Setup of P:
## axi_slave
module axi_slave #(
    parameter AXI_ID_WD   = 2,
    parameter AXI_DATA_WD = 32,
    parameter AXI_ADDR_WD = 32,
    parameter AXI_STRB_WD = 4
    )(
    input                      S_AXI_ACLK,
    input                      S_AXI_ARESETN,
    input  [AXI_ADDR_WD-1 : 0] S_AXI_AWADDR,
    input  [AXI_ID_WD-1   : 0] S_AXI_AWID,
    input  [1 : 0]             S_AXI_AWBURST,
    input  [2 : 0]             S_AXI_AWSIZE,
    input  [7 : 0]             S_AXI_AWLEN,
    input                      S_AXI_AWVALID,
    output                     S_AXI_AWREADY,
    input  [AXI_DATA_WD-1 : 0] S_AXI_WDATA,
    input  [AXI_STRB_WD-1 : 0] S_AXI_WSTRB,
    input                      S_AXI_WLAST,
    input                      S_AXI_WVALID,
    output                     S_AXI_WREADY,
    output [AXI_ID_WD-1   : 0] S_AXI_BID,
    output [1 : 0]             S_AXI_BRESP,
    output                     S_AXI_BVALID,
    input                      S_AXI_BREADY,
    input  [AXI_ADDR_WD-1 : 0] S_AXI_ARADDR,
    input  [AXI_ID_WD-1   : 0] S_AXI_ARID,
    input  [1 : 0]             S_AXI_ARBURST,
    input  [2 : 0]             S_AXI_ARSIZE,
    input  [7 : 0]             S_AXI_ARLEN,
    input                      S_AXI_ARVALID,
    output                     S_AXI_ARREADY,
    output [AXI_DATA_WD-1 : 0] S_AXI_RDATA,
    output                     S_AXI_RLAST,
    output [AXI_ID_WD-1   : 0] S_AXI_RID,
    output [1 : 0]             S_AXI_RRESP,
    output                     S_AXI_RVALID,
    input                      S_AXI_RREADY
    );
Size in the first run: about 4500 cells after synthesis, roughly 2100 flip-flops, roughly 180 I/O pins, ~86000 µm² of cells after synthesis.
make LEC_CHECK=0 CAP_MARGIN=20 CELL_PAD_IN_SITES_DETAIL_PLACEMENT=0 CELL_PAD_IN_SITES_GLOBAL_PLACEMENT=0 CORE_MARGIN=2 CORE_UTILIZATION=72 CTS_CLUSTER_DIAMETER=103 PLACE_DENSITY=0.5 SLEW_MARGIN=20 finish   # period 4.76 ns
run.sh (not shown) runs the stock make flow with config.mk's settings and CLKGATE_MAP_FILE=.
The flow for P finished, though final verification flagged negative setup slack.
The inputs of Q differ from those of P as listed below.
Settings: CTS_CLUSTER_DIAMETER no longer set, was 103; CTS_CLUSTER_SIZE now 15, previously not set.
--- outcome ---
Q: buffer and inverter count on the worst path 1 above P. On maximum frequency from static timing analysis: between P and Q, it ends up lower for Q. On setup slack of the critical path after layout: Q sits below P. There was hardly any difference in cell count after synthesis between P and Q. P → Q: shortest period the worst path allows climbed 0.042 ns; global-route wire length before repair dropped 4900 µm. Higher number of clock buffers in the layout goes to Q over P. The run with more routed wire is P, not Q. The lower total of fill cells in the finished design of P and Q is in P. Q ran in full, but the layout does not pass; the checks complain about negative setup slack.
Changes in R relative to Q:
Settings: CORE_UTILIZATION: 72 -> 70.
## What came out
- Finished, but not clean: R, with negative setup slack.
- Compared Q against R; power in combinational cells within noise.
- Going from Q to R, first-iteration DRC count grows by about 10%.
- In the tables for Q and R, global routing met3 resource utilization reads higher with Q.
- [compare] base=Q new=R: design area level, fraction of area in registers level, half-perimeter wire length after placement moved up, total wire length moved up, all-layer global routing usage moved down.
- Compare Q and R | setup slack lower: Q
- The total iterations of the first detailed-routing run number comes out lower for R vs Q.
Edits applied to the flow inputs when going from R to S:
Settings: setting HOLD_SLACK_MARGIN to -0.06 for the first time; setting CTS_CLUSTER_DIAMETER to 105 for the first time; changing SLEW_MARGIN from 20 to 40; changing CORE_UTILIZATION from 70 to 72; changing PLACE_DENSITY from 0.5 to 0.61; changing CAP_MARGIN from 20 to 5; setting TNS_END_PERCENT to 65 for the first time.
Finished, but not clean: S, with negative setup slack.
Of S and R, the higher power belongs to R.
Critical-path cell with the highest stage delay: sky130_fd_sc_hd__mux4_2 -> S, sky130_fd_sc_hd__edfxtp_1 -> R
Changes observed in S relative to R: horizontal die dimension decreased by 4.9 µm relative to the old numbers; area added between synthesis and finish fell 2.7 points; global-route wire length before repair fell 3.5%; via density per instance now sits higher.
Modified inputs, T compared to S
Settings: a change of SLEW_MARGIN from 40 to 20; an added MIN_ROUTING_LAYER of met1; a change of CAP_MARGIN from 5 to 15; a deleted PLACE_DENSITY that had been 0.61; an added SETUP_SLACK_MARGIN of -0.26; a change of CTS_CLUSTER_DIAMETER from 105 to 110; an added GPL_ROUTABILITY_DRIVEN of 1; a deleted HOLD_SLACK_MARGIN that had been -0.06.
Findings:
- Each of T and S falls short of a clean finish.
- Completing all stages was not enough for T: its layout failed the final checks because of negative setup slack.
- Status S: flow complete, layout not clean - negative setup slack
- On T: placement-stage worst setup slack is 0.020 ns lower than what S gave.
- Comparing T and S, the lower critical path depth was measured on T.
- S → T: count of inserted antenna diode cells went up by 1; setup slack grew by 0.092 ns; first-pass GRT wire length now smaller; sum of routed wire segments on met1 now sits at about the same level.
- Switching power summed over all nets deteriorates in T relative to S.
- T ends up with a non-clock buffer count that is about 5.4% lower than in S.

* * *

Starting RTL as in the previous note.
export LEC_CHECK = 0
export CAP_MARGIN = 15
export CELL_PAD_IN_SITES_DETAIL_PLACEMENT = 0
export CELL_PAD_IN_SITES_GLOBAL_PLACEMENT = 0
export CORE_MARGIN = 7
export CORE_UTILIZATION = 70
export GPL_ROUTABILITY_DRIVEN = 1
export MIN_ROUTING_LAYER = met1
export PLACE_DENSITY_LB_ADDON = 0.06
export SLEW_MARGIN = 20
export TNS_END_PERCENT = 65
create_clock -name core_clock -period 4.81 [get_ports {S_AXI_ACLK}]
The baseline finished with negative setup slack left.
Edit:
CORE_MARGIN = 2   (was 7)
CORE_UTILIZATION = 69   (was 70)
CTS_CLUSTER_SIZE = 49   (was unset)
SETUP_SLACK_MARGIN = 1.37   (was unset)
clock period = 4.76 ns   (was 4.81 ns; I/O delays follow)
Outcome: The new run completed and failed the layout checks on negative setup slack. Final cell count came out higher by 1.3%. Total power came out higher by 1.7%. Design area came out higher by 2.0%. Worst setup slack gets worse by 0.18 ns. Via count came out higher by 0.36%. Sequential power is about the same. Clock power stays flat. Routed wire length came out higher by 0.41%.
Edit:
CORE_UTILIZATION = 72   (was 69)
PLACE_DENSITY_LB_ADDON = 0.01   (was 0.06)
Result: The changed run finished with negative setup slack left. Setup slack loses 0.15 ns. Final area stays flat. Synthesized area stays the same. Power is higher by 0.98%. Routed wire length is higher by 7.6%.
Edit:
HOLD_SLACK_MARGIN = 0.29   (was unset)
PLACE_DENSITY_LB_ADDON = 0.0   (was 0.01)
SETUP_SLACK_MARGIN = 0.79   (was 1.37)
What happened: The new run ran to the end with violations: negative setup slack; hold slack hardly moves; die size stays the same; wire length came out lower by 2.3%; setup slack gains 0.062 ns; global-route usage is lower by 1.0 points; sequential share of layout area grows by 0.47 points; synthesized cell count stays the same; first-iteration DRC count grows by about 5.6%; clock skew is higher by 0.0063 ns; critical path depth rose by 2; design area is lower by about 0.8%.
Edit:
CAP_MARGIN = 5   (was 15)
CTS_CLUSTER_DIAMETER = 110   (was unset)
CTS_CLUSTER_SIZE = 15   (was 49)
HOLD_SLACK_MARGIN = -0.1   (was 0.29)
PLACE_DENSITY_LB_ADDON = unset   (was 0.0)
SETUP_SLACK_MARGIN = -0.26   (was 0.79)
SLEW_MARGIN = 40   (was 20)
- The changed run ran to the end with violations: negative setup slack
- die area stays the same
- power falls by 8.8%
- via count falls by 5.2%
No activity file was given, so power comes from the tool's default toggle rates.
